## HW3_FPMUL_754SP
module HW3_FPMUL_754SP(Clk, Rst, St, FPmplier, FPmcand, Done, Ovf, Unf, FPproduct);
	input Clk, Rst, St;
	input [31:0] FPmplier, FPmcand;
	output reg [31:0] FPproduct;
	output reg Ovf, Unf, Done;
	wire [47:0] mult_out;
	wire [8:0] expo_out;		 
	reg [22:0] F;
	reg [8:0] E, E_biased;
	reg S;
	reg [1:0] state;
	assign mult_out = ({1'b1, FPmplier[22:0]}) * ({1'b1, FPmcand[22:0]});
	assign expo_out = (FPmplier[30:23] - 8'd127) + (FPmcand[30:23] - 8'd127);
	always @ (posedge Clk)	begin
		Done <= 1'b0;
		Ovf <= 1'b0;
		Unf <= 1'b0;
		if(Rst == 1'b1) begin
			state <= 2'b00;
		end
		else
		case(state)
			0: begin
				if(St == 1'b0)
					state <= 2'b00;
				else
					state <= 2'b01;
			end
			1: begin
				state <= 2'b10;
				S <= FPmplier[31] ^ FPmcand[31];
				if(FPmplier == 32'b0 || FPmcand == 32'b0) begin
					E <= 9'b0;
					E_biased <= 9'b0;
					F <= mult_out[45:23];
				end
				else if(mult_out[47] == 1'b1) begin
					E <= expo_out + 9'b1;
					E_biased <= expo_out + 9'd128;
					F <= mult_out[46:24];
				end
				else begin
					E <= expo_out;
					E_biased <= expo_out + 9'd127;
					F <= mult_out[45:23];
				end
			end
			2: begin
				state <= 2'b0;
				Done <= 1'b1;
				if(E_biased > 8'b11111110)
					Ovf <= 1'b1;
				if(E_biased < 8'b00000001)
					Unf <= 1'b1;
				FPproduct <= {S, E_biased[7:0], F};
			end
			default: begin
				if(St == 1'b0)
					state <= 2'b00;
				else
					state <= 2'b01;
			end
		endcase
	end
endmodule
export LEC_CHECK = 0
export ABC_AREA = 0
export CAP_MARGIN = 35
export CELL_PAD_IN_SITES_DETAIL_PLACEMENT = 0
export CORE_ASPECT_RATIO = 1.49
export CORE_MARGIN = 10
export CORE_UTILIZATION = 69
export CTS_CLUSTER_DIAMETER = 201
export CTS_CLUSTER_SIZE = 98
export HOLD_SLACK_MARGIN = 0.3
export MAX_ROUTING_LAYER = met5
export PLACE_DENSITY = 0.35
export SETUP_SLACK_MARGIN = 0.21
export SLEW_MARGIN = 15
export TNS_END_PERCENT = 20
create_clock -name core_clock -period 12.4 [get_ports {Clk}]
run.sh (not shown) runs the stock make flow with config.mk's settings and CLKGATE_MAP_FILE=.
Change:
==> flow/config.mk (replaced) <==
export PLATFORM = sky130hd
export DESIGN_NAME = HW3_FPMUL_754SP
export DESIGN_NICKNAME = HW3_FPMUL_754SP
export VERILOG_FILES = /design/flow/design.v
export SDC_FILE = /design/flow/constraint.sdc
export NUM_CORES = 4
export LEC_CHECK = 0
export ABC_AREA = 0
export CAP_MARGIN = 0
export CELL_PAD_IN_SITES_DETAIL_PLACEMENT = 0
export CORE_MARGIN = 2
export CORE_UTILIZATION = 65
export CTS_CLUSTER_DIAMETER = 285
export CTS_CLUSTER_SIZE = 58
export MAX_ROUTING_LAYER = met5
export SETUP_SLACK_MARGIN = 1.46
export SLEW_MARGIN = 15
export TNS_END_PERCENT = 5
==> flow/constraint.sdc (replaced) <==
create_clock -name core_clock -period 5.62 [get_ports {Clk}]
set_input_delay 1.1240 -clock core_clock [delete_from_list [all_inputs] [get_ports {Clk}]]
set_output_delay 1.1240 -clock core_clock [all_outputs]
set_load 0.01 [all_outputs]
The changed run finished with negative setup slack left.
Global-route usage went up by 11 points.
Final cell count went up by 15%.
Routed wire length went up by 33%.
Worst setup slack got worse by 4.2 ns.
Change:
==> flow/config.mk (replaced) <==
export PLATFORM = sky130hd
export DESIGN_NAME = HW3_FPMUL_754SP
export DESIGN_NICKNAME = HW3_FPMUL_754SP
export VERILOG_FILES = /design/flow/design.v
export SDC_FILE = /design/flow/constraint.sdc
export NUM_CORES = 4
export LEC_CHECK = 0
export CAP_MARGIN = 20
export CORE_MARGIN = 2
export CORE_UTILIZATION = 65
export SETUP_SLACK_MARGIN = -0.74
export SLEW_MARGIN = 20
export TNS_END_PERCENT = 5
==> flow/constraint.sdc (replaced) <==
create_clock -name core_clock -period 8.5 [get_ports {Clk}]
set_input_delay 1.7000 -clock core_clock [delete_from_list [all_inputs] [get_ports {Clk}]]
set_output_delay 1.7000 -clock core_clock [all_outputs]
set_load 0.01 [all_outputs]
=> The new run finished but failed the layout checks on negative setup slack. Clock skew fell by 0.0043 ns. Sequential share of layout area rose by 0.81 points. Final area fell by 10%. Utilization fell by 8.9 points. Hold slack hardly moves. Die size is unchanged. Setup slack is better by 2.0 ns. Count of clock-buffer cells in the layout rose by 1. Flip-flop count stays the same.
Change:
--- a/flow/config.mk
+++ b/flow/config.mk
@@ -7,7 +7,7 @@
 export LEC_CHECK = 0
+export ABC_AREA = 1
 export CAP_MARGIN = 20
 export CORE_MARGIN = 2
-export CORE_UTILIZATION = 65
-export SETUP_SLACK_MARGIN = -0.74
+export CORE_UTILIZATION = 40
+export CTS_CLUSTER_DIAMETER = 170
 export SLEW_MARGIN = 20
-export TNS_END_PERCENT = 5
==> flow/constraint.sdc (replaced) <==
create_clock -name core_clock -period 8.6 [get_ports {Clk}]
set_input_delay 1.7200 -clock core_clock [delete_from_list [all_inputs] [get_ports {Clk}]]
set_output_delay 1.7200 -clock core_clock [all_outputs]
set_load 0.01 [all_outputs]
- The new run went through all stages and came out clean
- design area goes up by 2.0%
- non-clock buffer count went down by 209
- worst setup slack improves by 1.0 ns
- clock-buffer cell count goes down by 1
- worst hold slack improved by 0.0043 ns
- die area goes up by 73%
- core utilization fell by 33 points
- final cell count rises by 26%
- routed wire length shrinks by 1.3%

* * *

== run 1 ==
HW3_FPMUL_754SP again, from the RTL that the note above started with.
## HW3_FPMUL_754SP
module HW3_FPMUL_754SP(Clk, Rst, St, FPmplier, FPmcand, Done, Ovf, Unf, FPproduct);
clock: 5.97 ns
lec_check: 0
abc_area: 1
cap_margin: 20
core_aspect_ratio: 0.94
core_margin: 2
core_utilization: 59
cts_cluster_diameter: 373
cts_cluster_size: 98
place_density_lb_addon: 0.13
slew_margin: 20
Run 1 had finished all stages when the layout checks came back failing, citing negative setup slack.
### run 1 -> run 2
- CORE_ASPECT_RATIO no longer set, was 0.94
- CTS_CLUSTER_DIAMETER no longer set, was 373
- ABC_AREA no longer set, was 1
- CORE_UTILIZATION now 40, was 59
- PLACE_DENSITY_LB_ADDON no longer set, was 0.13
- CTS_CLUSTER_SIZE no longer set, was 98
- the clock period (ns, I/O delays scaled along) now 8.6, was 5.97
==> comparison <==
- Every stage of the flow completed for run 2, and the final layout passed the timing, DRC and antenna checks.
- Run 2 vs run 1, capture point of the worst path: F[10] vs F[11]
- Against run 1 as the reference, run 2 delivers a lower post-layout net count.
- Changes observed in run 2 relative to run 1: routed metal-1 wire length went up by about 0.7%, count of non-CTS inverters in the layout decreased by 38% relative to the old numbers, post-synth area from yosys stat has decreased.
- Relative to run 1, core region area increased by about 40% in run 2.
Input-level comparison between run 3 and run 2:
- PLACE_DENSITY_LB_ADDON newly set to 0.2
- ABC_AREA newly set to 0
- CTS_CLUSTER_SIZE newly set to 38
- CORE_UTILIZATION changed from 40 to 72
- CTS_CLUSTER_DIAMETER newly set to 237
- SETUP_SLACK_MARGIN newly set to 2.3
FAIL run 3 @ global routing: tool exited with error
Run 2 reached the end of the flow, and the finished layout is clean on the timing, DRC and antenna checks.
In run 3, HPWL after detailed placement is lower than in run 2.
Count of buffers added by post-CTS timing repair for setup: run 3 higher than run 2
Comparing run 2 and run 3, number of resized instances in the post-cts repair step is lower on run 2.
Diff run 2..run 3 | post-synthesis instance total | unchanged
Row post-place setup slack: run 3 higher / run 2 lower
The core utilization at floorplan number comes out higher for run 3 vs run 2.
Run 3 vs run 2: placed instance count down
When run 3 is measured against run 2, its row count turns out 22 lower.
Edits applied to the flow inputs when going from run 3 to run 4:
- swapping 38 for 47 in CTS_CLUSTER_SIZE
- swapping 237 for 292 in CTS_CLUSTER_DIAMETER
- swapping 0.2 for 0.0 in PLACE_DENSITY_LB_ADDON
- swapping 2.3 for -0.26 in SETUP_SLACK_MARGIN
- putting CORE_ASPECT_RATIO at 0.94 where nothing was set
- swapping 72 for 40 in CORE_UTILIZATION
- clearing ABC_AREA, which used to be 0
### Flow results
- Run 4 and run 3 ended up with roughly the same synthesized-area fraction occupied by adder cells.
- Layout checks on run 4: not met. Flow itself completed; violations: negative setup slack.
- Diff run 3..run 4 | hold-fix buffer count after cts | unchanged
- Against run 3, height of the die in run 4 rose by more than a quarter.
- Compared with run 3, in run 4 placement-stage cell area up about 2.4%; placed wire-length estimate after detailed placement increased by about 11% relative to the old numbers; post-placement worst setup slack decreased by 0.26 ns relative to the old numbers.

* * *

The RTL this note starts from:
==> flow/design.v <==
module HW3_FPMUL_754SP(Clk, Rst, St, FPmplier, FPmcand, Done, Ovf, Unf, FPproduct);
	input Clk, Rst, St;
	input [31:0] FPmplier, FPmcand;
	output reg [31:0] FPproduct;
	output reg Ovf, Unf, Done;
	wire [47:0] mult_out;
	wire [8:0] expo_out;		 
	reg [22:0] F;
	reg [8:0] E, E_biased;
	reg S;
	reg [1:0] state;
	assign mult_out = ({1'b1, FPmplier[22:0]}) * ({1'b1, FPmcand[22:0]});
	assign expo_out = (FPmplier[30:23] - 8'd127) + (FPmcand[30:23] - 8'd127);
	always @ (posedge Clk)	begin
		Done <= 1'b0;
		Ovf <= 1'b0;
		Unf <= 1'b0;
		if(Rst == 1'b1) begin
			state <= 2'b00;
		end
		else
		case(state)
			0: begin
				if(St == 1'b0)
					state <= 2'b00;
				else
					state <= 2'b01;
			end
			1: begin
				state <= 2'b10;
				S <= FPmplier[31] ^ FPmcand[31];
				if(FPmplier == 32'b0 || FPmcand == 32'b0) begin
					E <= 9'b0;
					E_biased <= 9'b0;
					F <= mult_out[45:23];
				end
				else if(mult_out[47] == 1'b1) begin
					E <= expo_out + 9'b1;
					E_biased <= expo_out + 9'd128;
					F <= mult_out[46:24];
				end
				else begin
					E <= expo_out;
					E_biased <= expo_out + 9'd127;
					F <= mult_out[45:23];
				end
			end
			2: begin
				state <= 2'b0;
				Done <= 1'b1;
				if(E_biased > 8'b11111110)
					Ovf <= 1'b1;
				if(E_biased < 8'b00000001)
					Unf <= 1'b1;
				FPproduct <= {S, E_biased[7:0], F};
			end
			default: begin
				if(St == 1'b0)
					state <= 2'b00;
				else
					state <= 2'b01;
			end
		endcase
	end
endmodule
make LEC_CHECK=0 CAP_MARGIN=20 CORE_MARGIN=2 CORE_UTILIZATION=72 CTS_CLUSTER_SIZE=41 PLACE_DENSITY=0.71 SETUP_SLACK_MARGIN=-0.74 SLEW_MARGIN=20 TNS_END_PERCENT=5 finish   # period 8.5 ns
The first run produced a layout that fails on negative setup slack.
Rerun with:
--- a/flow/config.mk
+++ b/flow/config.mk
@@ -10,6 +10,4 @@
 export CORE_UTILIZATION = 72
-export CTS_CLUSTER_SIZE = 41
-export PLACE_DENSITY = 0.71
-export SETUP_SLACK_MARGIN = -0.74
+export PLACE_DENSITY_LB_ADDON = 0.2
+export SETUP_SLACK_MARGIN = -0.09
 export SLEW_MARGIN = 20
-export TNS_END_PERCENT = 5
==> flow/constraint.sdc (replaced) <==
create_clock -name core_clock -period 8.46 [get_ports {Clk}]
set_input_delay 1.6920 -clock core_clock [delete_from_list [all_inputs] [get_ports {Clk}]]
set_output_delay 1.6920 -clock core_clock [all_outputs]
set_load 0.01 [all_outputs]
Effect:
- The new run completed, yet does not pass: negative setup slack
- routed wire length went up by a quarter to a third
- critical path depth does not change
- core utilization went up by 4.2 points
- clock skew went up by 0.011 ns
- final area went up by a few percent
- cell count went up by a few percent
Rerun with:
--- a/flow/config.mk
+++ b/flow/config.mk
@@ -10,4 +10,5 @@
 export CORE_UTILIZATION = 72
-export PLACE_DENSITY_LB_ADDON = 0.2
-export SETUP_SLACK_MARGIN = -0.09
+export CTS_CLUSTER_SIZE = 10
+export PLACE_DENSITY = 0.42
 export SLEW_MARGIN = 20
+export TNS_END_PERCENT = 10
==> flow/constraint.sdc (replaced) <==
create_clock -name core_clock -period 7.45 [get_ports {Clk}]
set_input_delay 1.4900 -clock core_clock [delete_from_list [all_inputs] [get_ports {Clk}]]
set_output_delay 1.4900 -clock core_clock [all_outputs]
set_load 0.01 [all_outputs]
Now the flow died in 5_1_grt.
Synthesized cell count does not change.
Area after synthesis stays the same.
Die size is unchanged.
Rerun with:
--- a/flow/config.mk
+++ b/flow/config.mk
@@ -7,2 +7,3 @@
 export LEC_CHECK = 0
+export ABC_AREA = 1
 export CAP_MARGIN = 20
@@ -10,5 +11,5 @@
 export CORE_UTILIZATION = 72
-export CTS_CLUSTER_SIZE = 10
-export PLACE_DENSITY = 0.42
+export CTS_CLUSTER_DIAMETER = 237
+export CTS_CLUSTER_SIZE = 85
+export PLACE_DENSITY_LB_ADDON = 0.2
 export SLEW_MARGIN = 20
-export TNS_END_PERCENT = 10
==> flow/constraint.sdc (replaced) <==
create_clock -name core_clock -period 8.6 [get_ports {Clk}]
set_input_delay 1.7200 -clock core_clock [delete_from_list [all_inputs] [get_ports {Clk}]]
set_output_delay 1.7200 -clock core_clock [all_outputs]
set_load 0.01 [all_outputs]
Result:
- The changed run produced a clean layout
- synthesized area climbs by a little under a tenth
- die area climbs by a little under a tenth
- synthesized cell count climbs by a quarter to a third
Rerun with:
--- a/flow/config.mk
+++ b/flow/config.mk
@@ -9,7 +9,13 @@
 export CAP_MARGIN = 20
+export CELL_PAD_IN_SITES_DETAIL_PLACEMENT = 0
+export CELL_PAD_IN_SITES_GLOBAL_PLACEMENT = 2
+export CORE_ASPECT_RATIO = 1.12
 export CORE_MARGIN = 2
-export CORE_UTILIZATION = 72
-export CTS_CLUSTER_DIAMETER = 237
-export CTS_CLUSTER_SIZE = 85
-export PLACE_DENSITY_LB_ADDON = 0.2
-export SLEW_MARGIN = 20
+export CORE_UTILIZATION = 58
+export CTS_CLUSTER_DIAMETER = 170
+export GPL_ROUTABILITY_DRIVEN = 0
+export GPL_TIMING_DRIVEN = 0
+export HOLD_SLACK_MARGIN = 0.04
+export MIN_ROUTING_LAYER = met2
+export PLACE_DENSITY = 0.59
+export SLEW_MARGIN = 5
Outcome:
- This time the run died in 3_1_place_gp_skip_io, error GPL-0301
- synthesized area does not change
- die size rose by about 24%
- synthesized cell count stays the same
Rerun with:
==> flow/config.mk (replaced) <==
export PLATFORM = sky130hd
export DESIGN_NAME = HW3_FPMUL_754SP
export DESIGN_NICKNAME = HW3_FPMUL_754SP
export VERILOG_FILES = /design/flow/design.v
export SDC_FILE = /design/flow/constraint.sdc
export NUM_CORES = 4
export LEC_CHECK = 0
export CAP_MARGIN = 20
export CORE_ASPECT_RATIO = 1.04
export CORE_MARGIN = 2
export CORE_UTILIZATION = 40
export CTS_CLUSTER_DIAMETER = 292
export CTS_CLUSTER_SIZE = 47
export PLACE_DENSITY_LB_ADDON = 0.0
export SETUP_SLACK_MARGIN = -0.34
export SLEW_MARGIN = 20
This time the run finished with negative setup slack left.
Die area rises by 34%.
Synthesized cell count falls by 23%.
Synthesized area falls by 7.1%.
